## sensor_if
module sensor_if(input sens_active,reset,clk,output passed);
Size: roughly 1,100 cells after synthesis, about 4 I/O pins.
make LEC_CHECK=0 ABC_AREA=0 CAP_MARGIN=20 CELL_PAD_IN_SITES_GLOBAL_PLACEMENT=2 CORE_ASPECT_RATIO=1.8 CORE_MARGIN=3 CORE_UTILIZATION=40 CTS_CLUSTER_DIAMETER=190 CTS_CLUSTER_SIZE=22 GPL_ROUTABILITY_DRIVEN=0 HOLD_SLACK_MARGIN=0.14 MAX_ROUTING_LAYER=met4 SLEW_MARGIN=35 TNS_END_PERCENT=5 finish   # period 2.82 ns
run.sh (not shown) runs the stock make flow with config.mk's settings and CLKGATE_MAP_FILE=.
Next try:
ABC_AREA = 1   (was 0)
CELL_PAD_IN_SITES_GLOBAL_PLACEMENT = default   (was 2)
CORE_ASPECT_RATIO = default   (was 1.8)
CORE_MARGIN = 2   (was 3)
CORE_UTILIZATION = 72   (was 40)
CTS_CLUSTER_DIAMETER = default   (was 190)
CTS_CLUSTER_SIZE = default   (was 22)
GPL_ROUTABILITY_DRIVEN = default   (was 0)
HOLD_SLACK_MARGIN = default   (was 0.14)
MAX_ROUTING_LAYER = default   (was met4)
SLEW_MARGIN = 20   (was 35)
TNS_END_PERCENT = default   (was 5)
clock period = 1.49 ns   (was 2.82 ns; I/O delays follow)
Outcome: Wire length rises by 100%; cell area rises by 79%; synthesized area rises by 70%; final cell count rises by 120%.
Next try:
ABC_AREA = default   (was 1)
CORE_UTILIZATION = 40   (was 72)
clock period = 5.0 ns   (was 1.49 ns; I/O delays follow)
First-iteration DRC count came out lower by 59%.
Clock skew rose by 0.0056 ns.
Final cell count shrinks by 54%.
Design area is lower by 42%.
Critical path depth came out higher by 5.
Total power came out lower by 77%.
Register-to-register slack improved by 3.0 ns.
Worst hold slack got worse by 0.035 ns.
Clock power goes down by 72%.
Next try:
CORE_UTILIZATION = 72   (was 40)
PLACE_DENSITY = 0.4   (was default)
SETUP_SLACK_MARGIN = 0.19   (was default)
clock period = 1.43 ns   (was 5.0 ns; I/O delays follow)
After rerunning:
- This time the run ran to the end with violations: negative setup slack
- setup slack is worse by 2.6 ns
- utilization climbs by 45 points
- cell area increases by about 11%
- worst hold slack got worse by 0.30 ns
- sequential share of layout area is lower by 4.9 points
- register-to-register slack got worse by 3.2 ns
- global-route usage is higher by 15 points
- power went up to 3.6 times its value
Next try:
CTS_CLUSTER_DIAMETER = 292   (was default)
CTS_CLUSTER_SIZE = 10   (was default)
PLACE_DENSITY = default   (was 0.4)
PLACE_DENSITY_LB_ADDON = 0.01   (was default)
SETUP_SLACK_MARGIN = default   (was 0.19)
clock period = 1.45 ns   (was 1.43 ns; I/O delays follow)
Effect: Now the flow ran to the end with no violations; register-to-register slack improved by 0.17 ns; final area falls by 7.4%; count of clock-buffer cells in the layout fell by 8; wire length drops by 24%; combinational power came out lower by 29%; setup slack improves by 0.17 ns; power came out lower by 6.9%; sequential power falls by about 1%; global-route usage fell by 3.2 points; clock skew hardly moves.

---

## the previous run
Starting RTL as in the previous note.
Settings: LEC_CHECK=0, ABC_AREA=0, CAP_MARGIN=0, CORE_ASPECT_RATIO=1.01, CORE_MARGIN=2, CORE_UTILIZATION=72, CTS_CLUSTER_DIAMETER=394, CTS_CLUSTER_SIZE=26, GPL_TIMING_DRIVEN=1, HOLD_SLACK_MARGIN=-0.1, MAX_ROUTING_LAYER=met4, PLACE_DENSITY=0.67, SETUP_SLACK_MARGIN=0.2, SLEW_MARGIN=40; clock period 1.56 ns.
Modified inputs, the current run compared to the previous run
==> flow/config.mk <==
export PLATFORM = sky130hd
export DESIGN_NAME = sensor_if
export DESIGN_NICKNAME = sensor_if
export VERILOG_FILES = /design/flow/design.v
export SDC_FILE = /design/flow/constraint.sdc
export NUM_CORES = 4
export LEC_CHECK = 0
export CAP_MARGIN = 20
export CORE_MARGIN = 2
export CORE_UTILIZATION = 40
export SLEW_MARGIN = 20
==> flow/constraint.sdc <==
create_clock -name core_clock -period 2.57 [get_ports {clk}]
set_input_delay 0.5140 -clock core_clock [delete_from_list [all_inputs] [get_ports {clk}]]
set_output_delay 0.5140 -clock core_clock [all_outputs]
set_load 0.01 [all_outputs]
Notes after the runs:
Cmp the current run vs the previous run: critical path depth lower in the current run
Comparing the previous run against the current run, there is no change at all in final antenna diode count.
Critical setup path kind: flip-flop to flip-flop -> the previous run, flip-flop to output port -> the current run
Routed wire length (the current run / the previous run): 0.893

---

Setup of job 5477:
The RTL this note starts from:
==> flow/design.v <==
module sensor_if(input sens_active,reset,clk,output passed);
reg [255-1:0] shift_reg;
reg compleated,uninterupted;
  always @(posedge clk) begin
  if(~reset && sens_active && ~uninterupted)begin
      shift_reg <= {shift_reg[255-2:0], sens_active};
      if(shift_reg[255-1])begin
        uninterupted = 1;
        shift_reg <= 0;
      end
    end  
    if(~reset && uninterupted && ~sens_active)begin
      shift_reg <= {shift_reg[255-2:0], ~sens_active};
    end if(uninterupted && shift_reg[255-1] && ~sens_active) begin
      compleated = 1;
    end
    if(reset) begin
      shift_reg <= 0;
      compleated = 0;
      uninterupted = 0;
    end
  end
  assign passed = compleated;
endmodule
export LEC_CHECK = 0
export CAP_MARGIN = 20
export CORE_MARGIN = 2
export CORE_UTILIZATION = 72
export CTS_CLUSTER_DIAMETER = 292
export CTS_CLUSTER_SIZE = 10
export HOLD_SLACK_MARGIN = 0.29
export PLACE_DENSITY_LB_ADDON = 0.01
export SETUP_SLACK_MARGIN = 0.08
export SLEW_MARGIN = 20
create_clock -name core_clock -period 1.45 [get_ports {clk}]
[job 5477] flow finished | final checks: failed | reasons: setup timing
Inputs modified between job 5477 and job 4763:
==> flow/config.mk <==
export PLATFORM = sky130hd
export DESIGN_NAME = sensor_if
export DESIGN_NICKNAME = sensor_if
export VERILOG_FILES = /design/flow/design.v
export SDC_FILE = /design/flow/constraint.sdc
export NUM_CORES = 4
export LEC_CHECK = 0
export CAP_MARGIN = 20
export CORE_MARGIN = 2
export CORE_UTILIZATION = 36
export SLEW_MARGIN = 20
==> flow/constraint.sdc <==
create_clock -name core_clock -period 2.57 [get_ports {clk}]
set_input_delay 0.5140 -clock core_clock [delete_from_list [all_inputs] [get_ports {clk}]]
set_output_delay 0.5140 -clock core_clock [all_outputs]
set_load 0.01 [all_outputs]
[summary]
Job 4763: no failed stages, no open violations at the end. Job 4763 against job 5477: number of filler instances in the final layout increased 2058; utilization shrank by 50 points; multi-input gate share of total cell area now sits lower. As far as clock skew is concerned, job 4763 and job 5477 perform about the same. Compared job 4763 vs job 5477, and share of total power in the clock network is up in job 4763. Sort job 5477 and job 4763 by critical path depth, ascending, and job 4763 comes first.
## Diff of input files: job 6582 against job 4763
-- flow/config.mk --
<<< job 4763, line 7
export LEC_CHECK = 0
export CAP_MARGIN = 20
export CORE_MARGIN = 2
export CORE_UTILIZATION = 36
export SLEW_MARGIN = 20
>>> job 6582, line 7
export LEC_CHECK = 0
export ABC_AREA = 1
export CAP_MARGIN = 20
export CORE_MARGIN = 2
export CORE_UTILIZATION = 72
export SLEW_MARGIN = 20
==> flow/constraint.sdc <==
create_clock -name core_clock -period 1.43 [get_ports {clk}]
set_input_delay 0.2860 -clock core_clock [delete_from_list [all_inputs] [get_ports {clk}]]
set_output_delay 0.2860 -clock core_clock [all_outputs]
set_load 0.01 [all_outputs]
### Flow results
When job 6582 is set beside job 4763, its net switching power of the design turns out to be 4.0 mW larger.
Combinational power grows by more than 100% when moving from job 4763 to job 6582.
Delta(proportion of power drawn by combinational gates, job 6582 - job 4763) > 0
Note that the number of instances in the synthesized netlist recorded for job 4763 amounts to 0.41 times the value seen in job 6582.
Cmp job 4763 and job 6582 / maximum cell stage delay along the critical path / higher: job 4763
Power figures rest on the tool's default switching activity, not on a simulated workload.
